nickel:
Design my_chip, start of the top module:
module my_chip (
    input logic [11:0] io_in,  
    output logic [11:0] io_out,  
    input logic clock,
    input logic reset  
);
Size: roughly 1000 cells after synthesis, roughly 150 flip-flops, roughly 26 I/O pins, roughly 9500 sq um of cells after synthesis.
clock: 4.42 ns
lec_check: 0
cap_margin: 20
cell_pad_in_sites_detail_placement: 1
cell_pad_in_sites_global_placement: 3
core_margin: 9
core_utilization: 21
cts_cluster_diameter: 50
cts_cluster_size: 49
gpl_routability_driven: 0
max_routing_layer: met4
min_routing_layer: met2
place_density_lb_addon: 0.02
slew_margin: 20
run.sh (not shown) runs the stock make flow with config.mk's settings and CLKGATE_MAP_FILE=.
nickel: done, clean on timing, DRC and antenna
> inputs changed (nickel -> harbor)
Settings: MIN_ROUTING_LAYER no longer set, was met2; GPL_ROUTABILITY_DRIVEN no longer set, was 0; CELL_PAD_IN_SITES_DETAIL_PLACEMENT no longer set, was 1; PLACE_DENSITY_LB_ADDON no longer set, was 0.02; CORE_MARGIN now 2, was 9; CELL_PAD_IN_SITES_GLOBAL_PLACEMENT no longer set, was 3; CTS_CLUSTER_DIAMETER no longer set, was 50; CORE_UTILIZATION now 40, was 21; CTS_CLUSTER_SIZE now 13, was 49; the clock period (ns, I/O delays scaled along) now 10.0, was 4.42.
==> results <==
Having completed the whole flow, harbor delivered a layout that passed the timing, design-rule and antenna checks.
Looking at shortest period the worst path allows, harbor sits above nickel.
When harbor is measured against nickel, its relative area change from synthesis to final layout turns out 4.7 points lower.
Re cell area: nickel was higher than harbor.
In the reports for harbor and nickel, the smaller largest fanout on the critical path belongs to nickel.
harbor against nickel: global-route usage -1.9 points, half-perimeter wire length after detailed placement -35%, multi-input combinational area share +2.0 points.
As far as clock buffer count from CTS goes, harbor and nickel are indistinguishable; the numbers are identical.

========
Starting RTL as in the previous note.
Design my_chip, start of the top module:
module my_chip (
    input logic [11:0] io_in,  
    output logic [11:0] io_out,  
    input logic clock,
    input logic reset  
);
make LEC_CHECK=0 ABC_AREA=0 CAP_MARGIN=15 CELL_PAD_IN_SITES_DETAIL_PLACEMENT=2 CELL_PAD_IN_SITES_GLOBAL_PLACEMENT=2 CORE_ASPECT_RATIO=0.8 CORE_MARGIN=4 CORE_UTILIZATION=48 GPL_ROUTABILITY_DRIVEN=0 GPL_TIMING_DRIVEN=0 HOLD_SLACK_MARGIN=0.18 MAX_ROUTING_LAYER=met4 MIN_ROUTING_LAYER=met2 PLACE_DENSITY_LB_ADDON=0.2 SETUP_SLACK_MARGIN=-0.01 SLEW_MARGIN=30 TNS_END_PERCENT=95 finish   # period 3.09 ns
The baseline stopped in clock tree synthesis.
Edit:
- CAP_MARGIN: 15 -> 20
- CELL_PAD_IN_SITES_DETAIL_PLACEMENT: 2 -> 0
- CELL_PAD_IN_SITES_GLOBAL_PLACEMENT: 2 -> default
- CORE_ASPECT_RATIO: 0.8 -> default
- CORE_MARGIN: 4 -> 2
- GPL_ROUTABILITY_DRIVEN: 0 -> default
- PLACE_DENSITY_LB_ADDON: 0.2 -> 0.03
- SETUP_SLACK_MARGIN: -0.01 -> default
- SLEW_MARGIN: 30 -> 20
Effect:
- With this change the flow completed and failed the layout checks on setup timing
- die area is lower by 5.4%
- synthesized area is unchanged
- synthesized cell count is unchanged
Edit:
- CORE_ASPECT_RATIO: default -> 1.04
- CORE_UTILIZATION: 48 -> 58
- GPL_TIMING_DRIVEN: 0 -> default
- HOLD_SLACK_MARGIN: 0.18 -> default
- MIN_ROUTING_LAYER: met2 -> default
- SETUP_SLACK_MARGIN: default -> 1.28
- TNS_END_PERCENT: 95 -> 45
- clock period: 3.09 -> 8.18 ns (I/O delays scaled with it)
This time the run finished clean.
Setup slack improves by 4.3 ns.
Cell count goes down by 8.3%.
Core utilization rose by 8.2 points.
Non-clock buffer count came out lower by 63.
Routed wire length went down by 18%.

========
## oak
Starting RTL as in the previous note.
Settings: LEC_CHECK=0, ABC_AREA=1, CAP_MARGIN=20, CELL_PAD_IN_SITES_DETAIL_PLACEMENT=0, CORE_MARGIN=2, CORE_UTILIZATION=58, CTS_CLUSTER_DIAMETER=398, CTS_CLUSTER_SIZE=99, MAX_ROUTING_LAYER=met4, PLACE_DENSITY_LB_ADDON=0.3, SETUP_SLACK_MARGIN=1.19, SLEW_MARGIN=20, TNS_END_PERCENT=45; clock period 4.73 ns.
Setup changes, oak to pine
# oak
export LEC_CHECK = 0
export ABC_AREA = 1
export CAP_MARGIN = 20
export CELL_PAD_IN_SITES_DETAIL_PLACEMENT = 0
export CORE_MARGIN = 2
export CORE_UTILIZATION = 58
export CTS_CLUSTER_DIAMETER = 398
export CTS_CLUSTER_SIZE = 99
export MAX_ROUTING_LAYER = met4
export PLACE_DENSITY_LB_ADDON = 0.3
export SETUP_SLACK_MARGIN = 1.19
export SLEW_MARGIN = 20
export TNS_END_PERCENT = 45
create_clock -name core_clock -period 4.73 [get_ports {clock}]
# pine
export LEC_CHECK = 0
export ABC_AREA = 0
export CAP_MARGIN = 20
export CELL_PAD_IN_SITES_DETAIL_PLACEMENT = 0
export CORE_MARGIN = 2
export CORE_UTILIZATION = 53
export CTS_CLUSTER_DIAMETER = 154
export CTS_CLUSTER_SIZE = 98
export MAX_ROUTING_LAYER = met4
export PLACE_DENSITY_LB_ADDON = 0.3
export SETUP_SLACK_MARGIN = -0.13
export SLEW_MARGIN = 20
export TNS_END_PERCENT = 45
create_clock -name core_clock -period 4.73 [get_ports {clock}]
==> comparison <==
Clock share of power came out lower on pine than on oak.
Between pine and oak, the worst hold slack does not differ in any meaningful way.
Height of the chip came out higher on pine than on oak.
Met2 usage, oak and pine: larger value in oak
The setup slack of pine is smaller than that of oak.
Post-synthesis sequential area ratio, oak and pine, lower one = oak.
Area figure in the yosys stat output: pine vs oak down 6.9%
Diff oak..pine | maximum root-to-sink buffer count | unchanged
Shortest period the worst path allows: pine vs oak up 460 ps
oak was routed with more vias than pine.
Re number of cells on the critical path: oak and pine aren't equal, and the lower value belongs to pine.
[inputs] birch vs pine
# pine
export LEC_CHECK = 0
export ABC_AREA = 0
export CAP_MARGIN = 20
export CELL_PAD_IN_SITES_DETAIL_PLACEMENT = 0
export CORE_MARGIN = 2
export CORE_UTILIZATION = 53
export CTS_CLUSTER_DIAMETER = 154
export CTS_CLUSTER_SIZE = 98
export MAX_ROUTING_LAYER = met4
export PLACE_DENSITY_LB_ADDON = 0.3
export SETUP_SLACK_MARGIN = -0.13
export SLEW_MARGIN = 20
export TNS_END_PERCENT = 45
create_clock -name core_clock -period 4.73 [get_ports {clock}]
# birch
export LEC_CHECK = 0
export ABC_AREA = 1
export CAP_MARGIN = 20
export CELL_PAD_IN_SITES_DETAIL_PLACEMENT = 0
export CORE_MARGIN = 2
export CORE_UTILIZATION = 71
export CTS_CLUSTER_DIAMETER = 398
export CTS_CLUSTER_SIZE = 99
export MAX_ROUTING_LAYER = met4
export PLACE_DENSITY_LB_ADDON = 0.3
export SETUP_SLACK_MARGIN = 0.78
export SLEW_MARGIN = 20
export TNS_END_PERCENT = 45
create_clock -name core_clock -period 4.73 [get_ports {clock}]
Results
Between pine and birch, area reported by Yosys stat increased.
For birch and pine, there was not a single run that failed to finish clean.
From pine to birch the numbers moved as follows: cell count listed in synth_stat.txt increased about 30%; setup slack of the critical path after layout increased 230 ps; post-route non-filler standard cell count increased 285; share of power burned in the clock network increased 1.8 points; post-layout total power increased about 3.5%.
Compared with pine, in birch distinct cell type count after synthesis now sits lower; power density over the cells now sits lower.
Delta (birch minus pine): wire length of the first global-routing pass up about 25%; average via count per standard cell now larger.
Setup changes, birch to maple
# birch
export LEC_CHECK = 0
export ABC_AREA = 1
export CAP_MARGIN = 20
export CELL_PAD_IN_SITES_DETAIL_PLACEMENT = 0
export CORE_MARGIN = 2
export CORE_UTILIZATION = 71
export CTS_CLUSTER_DIAMETER = 398
export CTS_CLUSTER_SIZE = 99
export MAX_ROUTING_LAYER = met4
export PLACE_DENSITY_LB_ADDON = 0.3
export SETUP_SLACK_MARGIN = 0.78
export SLEW_MARGIN = 20
export TNS_END_PERCENT = 45
create_clock -name core_clock -period 4.73 [get_ports {clock}]
# maple
export LEC_CHECK = 0
export CAP_MARGIN = 20
export CORE_MARGIN = 2
export CORE_UTILIZATION = 72
export SLEW_MARGIN = 20
create_clock -name core_clock -period 2.59 [get_ports {clock}]
Re post-synthesis to final-layout area growth: birch and maple aren't equal, and the higher value belongs to maple. From birch to maple the numbers moved as follows: final cell count shows a reduction of 257, worst hold slack across all endpoints moved down, wire length reported by the detailed router now smaller, clock buffer and inverter area fraction after layout saw a decrease. Density: maple denser than birch. Taking birch as the reference, in maple via count shrank by 1127, maximum fanout along the worst path went down by 3, total standard cell area after synthesis decreased by 6.9% relative to the old numbers, final critical-path setup slack moved down. Across birch and maple, a clean result was obtained everywhere but in maple. maple finished every stage; the final checks, however, were not passed, the failures being setup timing. Comparing birch and maple, die span in x is lower on maple.

========
my_chip again, from the RTL that the note above started with.
// my_chip
module my_chip (
    input logic [11:0] io_in,  
    output logic [11:0] io_out,  
    input logic clock,
    input logic reset  
);
==> flow/config.mk <==
export PLATFORM = sky130hd
export DESIGN_NAME = my_chip
export DESIGN_NICKNAME = my_chip
export VERILOG_FILES = /design/flow/design.v
export SDC_FILE = /design/flow/constraint.sdc
export NUM_CORES = 4
export LEC_CHECK = 0
export ABC_AREA = 1
export CAP_MARGIN = 20
export CORE_ASPECT_RATIO = 1.39
export CORE_MARGIN = 2
export CORE_UTILIZATION = 72
export CTS_CLUSTER_DIAMETER = 346
export CTS_CLUSTER_SIZE = 11
export HOLD_SLACK_MARGIN = 0.3
export PLACE_DENSITY = 0.37
export SETUP_SLACK_MARGIN = 1.02
export SLEW_MARGIN = 40
export TNS_END_PERCENT = 5
==> flow/constraint.sdc <==
create_clock -name core_clock -period 6.48 [get_ports {clock}]
set_input_delay 1.2960 -clock core_clock [delete_from_list [all_inputs] [get_ports {clock}]]
set_output_delay 1.2960 -clock core_clock [all_outputs]
set_load 0.01 [all_outputs]
The starting point ran to the end with no violations.
Then changed:
- ABC_AREA: 1 -> default
- CORE_ASPECT_RATIO: 1.39 -> default
- CORE_UTILIZATION: 72 -> 18
- CTS_CLUSTER_DIAMETER: 346 -> default
- CTS_CLUSTER_SIZE: 11 -> default
- HOLD_SLACK_MARGIN: 0.3 -> default
- PLACE_DENSITY: 0.37 -> default
- SETUP_SLACK_MARGIN: 1.02 -> default
- SLEW_MARGIN: 40 -> 20
- TNS_END_PERCENT: 5 -> default
- clock period: 6.48 -> 15.3 ns (I/O delays scaled with it)
Effect: Sequential share of layout area rose by 0.61 points; die area increases to 3.6 times its value; synthesized area falls by a few percent; global-route usage falls by 28 points; total power drops by well over a third.

========
Setup of run 1:
my_chip again, from the RTL that the note above started with.
Settings: LEC_CHECK=0, ABC_AREA=0, CAP_MARGIN=15, CELL_PAD_IN_SITES_DETAIL_PLACEMENT=2, CELL_PAD_IN_SITES_GLOBAL_PLACEMENT=2, CORE_ASPECT_RATIO=0.8, CORE_MARGIN=4, CORE_UTILIZATION=48, CTS_CLUSTER_SIZE=90, GPL_ROUTABILITY_DRIVEN=0, GPL_TIMING_DRIVEN=0, HOLD_SLACK_MARGIN=0.18, MAX_ROUTING_LAYER=met4, MIN_ROUTING_LAYER=met2, PLACE_DENSITY_LB_ADDON=0.2, SETUP_SLACK_MARGIN=-0.01, SLEW_MARGIN=20, TNS_END_PERCENT=95; clock period 3.09 ns.
As the logs show, run 1 stopped at 4_1_cts after a tool error, so it never reached the end of the flow.
## Diff of input files: run 2 against run 1
==> flow/config.mk <==
export PLATFORM = sky130hd
export DESIGN_NAME = my_chip
export DESIGN_NICKNAME = my_chip
export VERILOG_FILES = /design/flow/design.v
export SDC_FILE = /design/flow/constraint.sdc
export NUM_CORES = 4
export LEC_CHECK = 0
export CAP_MARGIN = 20
export CELL_PAD_IN_SITES_DETAIL_PLACEMENT = 2
export CELL_PAD_IN_SITES_GLOBAL_PLACEMENT = 2
export CORE_ASPECT_RATIO = 0.51
export CORE_MARGIN = 4
export CORE_UTILIZATION = 40
export GPL_TIMING_DRIVEN = 0
export HOLD_SLACK_MARGIN = 0.02
export MAX_ROUTING_LAYER = met4
export PLACE_DENSITY_LB_ADDON = 0.22
export SETUP_SLACK_MARGIN = -0.58
export SLEW_MARGIN = 5
==> flow/constraint.sdc <==
create_clock -name core_clock -period 10.0 [get_ports {clock}]
set_input_delay 2.0000 -clock core_clock [delete_from_list [all_inputs] [get_ports {clock}]]
set_output_delay 2.0000 -clock core_clock [all_outputs]
set_load 0.01 [all_outputs]
--- outcome ---
- In the metrics for run 1 and run 2, the one carrying the higher die area is run 2.
- Flow for run 1 halted at 4_1_cts, error code DPL-0033.
- The flow did not stop early for run 2: all stages ran, and the layout cleared the timing, design-rule and antenna checks.
- Relative to run 1, vertical die dimension decreased by about 12% in run 2.
- Summary: worst setup slack after placement, run 2 better than run 1
> inputs changed (run 2 -> run 3)
==> flow/config.mk <==
export PLATFORM = sky130hd
export DESIGN_NAME = my_chip
export DESIGN_NICKNAME = my_chip
export VERILOG_FILES = /design/flow/design.v
export SDC_FILE = /design/flow/constraint.sdc
export NUM_CORES = 4
export LEC_CHECK = 0
export ABC_AREA = 1
export CAP_MARGIN = 20
export CORE_ASPECT_RATIO = 0.5
export CORE_MARGIN = 2
export CORE_UTILIZATION = 48
export CTS_CLUSTER_DIAMETER = 354
export CTS_CLUSTER_SIZE = 99
export SLEW_MARGIN = 35
export TNS_END_PERCENT = 35
## What came out
From run 2 to run 3 the numbers moved as follows: post-detailed-routing wire length lower, number of placement rows moved down, non-filler instance count after layout went up 256, placement-stage cell area picked up an extra about 5%.
Note that the final-layout fill cell count recorded for run 2 amounts to 1.2 times the value seen in run 3.
Compared with run 2, run 3 ends up with more cell area.
In the metrics for run 3 and run 2, the one carrying the higher pre-CTS setup slack is run 3.
On share of flip-flops with an asynchronous set or reset after synthesis, run 3 and run 2 are basically level.
No activity file was given, so power comes from the tool's default toggle rates.
